==> 09-05 <==
==> flow/design.v <==
module logarithm #(
	parameter n = 16,
	parameter m = 24,
	parameter k = 5 ,
	parameter p = 24
) (
	input        clk  ,  
	input        reset,  
	input        start,
	input  [0:n] x    ,
	output [1:p] y    ,
	output reg   done
);
	reg [2:0] current_state;
	reg [2:0] next_state   ;
	wire      z_gt2        ;
	wire      i_positive   ;
	reg [2:0] sel_z        ;
	reg       load_z       ;
	reg       sel_i        ;
	reg       load_i       ;
	reg       shift_y      ;
	reg  [  m+1:0] z           ;
	wire [  m+1:0] trunc_square;
	wire [  m+1:0] trunc_div   ;
	wire [  m+1:0] z_input     ;
	reg  [  k-1:0] i           ;
	wire [  k-1:0] i_input     ;
	wire [  k-1:0] i_minus_1   ;
	reg  [    1:p] yy          ;
	wire [    m:0] mult_in     ;
	wire [2*m+1:0] mult_out    ;
	assign z_input = (sel_z == 2'd00) ?  {1'b0, x, {(m-n){1'd0}}} :
	(sel_z == 2'd01) ? 	trunc_square :
	trunc_div;
	assign mult_in     = z[m:0];
	assign mult_out     = mult_in * mult_in;
	assign trunc_square = mult_out[2*m+1:m];
	assign trunc_div    = {1'd0, z[m+1:1]};
	always @(posedge clk or negedge reset) begin : proc_z
		if(~reset) begin
			z <= 0;
		end else begin
			if (load_z == 1'b1)
				z <= z_input;
		end
	end
	assign i_input = sel_i ? i_minus_1 : p;
	assign i_minus_1 = i - 1;
	wire [15:0] binary_p = p;
	always @(posedge clk or negedge reset) begin : proc_i
		if(~reset) begin
			i <= 0;
		end else begin
			if (load_i == 1'b1)
				i <= i_input;
		end
	end
	always @(posedge clk or negedge reset) begin : proc_yy
		if(~reset) begin
			yy <= 0;
		end else begin
			if (shift_y == 1'b1)
				yy <= {yy[2:p], z[m+1]};
		end
	end
	always @(posedge clk or negedge reset) begin : proc_current_state
		if(~reset) begin
			current_state <= 0;
		end else begin
			current_state <= next_state;
		end
	end
	assign i_positive = i ? 1 : 0;
	assign z_gt2 = z[m+1];
	assign y = yy;
	always @(*) begin
		next_state = current_state;
		case (current_state)
			3'd0 : begin
				if (~start)
					next_state = 3'd1;
			end
			3'd1 : begin
				if (start)
					next_state = 3'd2;
			end
			3'd2 : begin
				next_state = 3'd3;
			end
			3'd3 : begin
				next_state = 3'd4;
			end
			3'd4 : begin
				if (z_gt2)
					next_state = 3'd5;
				else
					next_state = 3'd6;
			end
			3'd5 : begin
				next_state = 3'd6;
			end
			3'd6 : begin
				if (i_positive)
					next_state = 3'd3;
				else
					next_state = 3'd0;
			end
			default : next_state = 3'd0;
		endcase
	end
	always @(*) begin
		case (current_state)
			3'd0, 3'd1: begin
				sel_z   = 2'b00;
				load_z  = 1'b0;
				sel_i   = 1'b0;
				load_i  = 1'b0;
				shift_y = 1'b0;
				done    = 1'b1;
			end
			3'd2 : begin
				sel_z   = 2'b00;
				load_z  = 1'b1;
				sel_i   = 1'b0;
				load_i  = 1'b1;
				shift_y = 1'b0;
				done    = 1'b0;
			end
			3'd3 : begin
				sel_z   = 2'b01;
				load_z  = 1'b1;
				sel_i   = 1'b1;
				load_i  = 1'b1;
				shift_y = 1'b0;
				done    = 1'b0;
			end
			3'd4 : begin
				sel_z   = 2'b00;
				load_z  = 1'b0;
				sel_i   = 1'b0;
				load_i  = 1'b0;
				shift_y = 1'b1;
				done    = 1'b0;
			end
			3'd5 : begin
				sel_z   = 2'b10;
				load_z  = 1'b1;
				sel_i   = 1'b0;
				load_i  = 1'b0;
				shift_y = 1'b0;
				done    = 1'b0;
			end
			3'd6 : begin
				sel_z   = 2'b00;
				load_z  = 1'b0;
				sel_i   = 1'b0;
				load_i  = 1'b0;
				shift_y = 1'b0;
				done    = 1'b0;
			end
			default : begin
				sel_z   = 2'b00;
				load_z  = 1'b0;
				sel_i   = 1'b0;
				load_i  = 1'b0;
				shift_y = 1'b0;
				done    = 1'b0;
			end
		endcase
	end
endmodule
==> flow/run.sh <==
#!/bin/bash
# the make line also repeats each setting of config.mk as NAME=value (left out here)
make -C /OpenROAD-flow-scripts/flow DESIGN_CONFIG=/design/flow/config.mk WORK_HOME=/design/flow/orfs CLKGATE_MAP_FILE= finish
==> flow/config.mk <==
export PLATFORM = sky130hd
export DESIGN_NAME = logarithm
export DESIGN_NICKNAME = logarithm
export VERILOG_FILES = /design/flow/design.v
export SDC_FILE = /design/flow/constraint.sdc
export NUM_CORES = 4
export LEC_CHECK = 0
export CAP_MARGIN = 15
export CORE_ASPECT_RATIO = 0.53
export CORE_MARGIN = 2
export CORE_UTILIZATION = 47
export CTS_CLUSTER_DIAMETER = 121
export CTS_CLUSTER_SIZE = 34
export GPL_ROUTABILITY_DRIVEN = 0
export GPL_TIMING_DRIVEN = 0
export HOLD_SLACK_MARGIN = -0.03
export MIN_ROUTING_LAYER = met2
export PLACE_DENSITY_LB_ADDON = 0.08
export SLEW_MARGIN = 30
export TNS_END_PERCENT = 70
==> flow/constraint.sdc <==
create_clock -name core_clock -period 9.0 [get_ports {clk}]
set_input_delay 1.8000 -clock core_clock [delete_from_list [all_inputs] [get_ports {clk}]]
set_output_delay 1.8000 -clock core_clock [all_outputs]
set_load 0.01 [all_outputs]
==> 05-06 (differences from 09-05) <==
==> flow/config.mk (replaced) <==
export PLATFORM = sky130hd
export DESIGN_NAME = logarithm
export DESIGN_NICKNAME = logarithm
export VERILOG_FILES = /design/flow/design.v
export SDC_FILE = /design/flow/constraint.sdc
export NUM_CORES = 4
export LEC_CHECK = 0
export CAP_MARGIN = 20
export CORE_MARGIN = 2
export CORE_UTILIZATION = 72
export PLACE_DENSITY_LB_ADDON = 0.0
export SETUP_SLACK_MARGIN = 1.63
export SLEW_MARGIN = 20
==> flow/constraint.sdc (replaced) <==
create_clock -name core_clock -period 8.03 [get_ports {clk}]
set_input_delay 1.6060 -clock core_clock [delete_from_list [all_inputs] [get_ports {clk}]]
set_output_delay 1.6060 -clock core_clock [all_outputs]
set_load 0.01 [all_outputs]
==> 08-19 (differences from 09-05) <==
==> flow/config.mk (replaced) <==
export PLATFORM = sky130hd
export DESIGN_NAME = logarithm
export DESIGN_NICKNAME = logarithm
export VERILOG_FILES = /design/flow/design.v
export SDC_FILE = /design/flow/constraint.sdc
export NUM_CORES = 4
export LEC_CHECK = 0
export CAP_MARGIN = 20
export CORE_MARGIN = 2
export CORE_UTILIZATION = 40
export SLEW_MARGIN = 20
==> flow/constraint.sdc (replaced) <==
create_clock -name core_clock -period 8.17 [get_ports {clk}]
set_input_delay 1.6340 -clock core_clock [delete_from_list [all_inputs] [get_ports {clk}]]
set_output_delay 1.6340 -clock core_clock [all_outputs]
set_load 0.01 [all_outputs]
==> 10-12 (differences from 09-05) <==
==> flow/config.mk (replaced) <==
export PLATFORM = sky130hd
export DESIGN_NAME = logarithm
export DESIGN_NICKNAME = logarithm
export VERILOG_FILES = /design/flow/design.v
export SDC_FILE = /design/flow/constraint.sdc
export NUM_CORES = 4
export LEC_CHECK = 0
export ABC_AREA = 0
export CAP_MARGIN = 20
export CELL_PAD_IN_SITES_GLOBAL_PLACEMENT = 2
export CORE_ASPECT_RATIO = 0.5
export CORE_MARGIN = 2
export CORE_UTILIZATION = 59
export CTS_CLUSTER_DIAMETER = 342
export CTS_CLUSTER_SIZE = 99
export PLACE_DENSITY_LB_ADDON = 0.3
export SETUP_SLACK_MARGIN = 2.69
export SLEW_MARGIN = 20
export TNS_END_PERCENT = 10
==> results.txt <==
Notes on the physical design

The run stopped with a tool error. The last flow stage reached is 5_1_grt. The tool reported: "[ERROR GRT-0116] Global routing finished with congestion. Check the congestion regions in the DRC Viewer".

The I/O pin total is between 40 and 50. The met1 global-route usage is 0%.
That was 09-05.
==> results.txt <==
Implementation summary

The post-detailed-route via-to-cell ratio is 4.97. In this run the VDD rail shows a maximum IR drop of 0.120 mV. The number of clock buffer instances in the layout is 12. The met1 global-route usage is about 28%. The congestion estimate from routability-driven global placement came to between 0.9 and 1. The max-slew check reports its worst relative slack as between 30% and 40%. The run finished with no timing, DRC or antenna violations.

The level count of the clock H-tree is 3. For the completed layout, the total cell area is recorded as between 0.02 and 0.025 mm2. For this design the top-level I/O count stands at approximately 45.

met2 track demand over resource after global routing is a little over a third.
That was 08-19.
==> results.txt <==
Notes on the physical design

The tool reported: "[ERROR FLW-0024] Place density exceeds 1.0 (current PLACE_DENSITY_LB_ADDON =  0.3). Please check if the value of  PLACE_DENSITY_LB_ADDON is between 0 and 0.99". Measured along the y axis, the die boundary spans 135 um. After floorplanning, the core was sized to cover 0.0333 mm2. The flow did not finish. The last flow stage reached is 3_1_place_gp_skip_io.
That was 10-12.
==> results.txt <==
Implementation summary

The run finished with no timing, DRC or antenna violations. The terminus of the critical flop-to-flop path is z[21]. The proportion of synthesized area in mux cells is ~2.0%. The setup skew after layout is a little over 0.006 ns. In this run the count of I/O pins placed on the die edge is about 45. The timing report attributes the biggest portion of critical-path delay to adder cells.
That was 05-06.
Power and IR drop assume default switching activity.
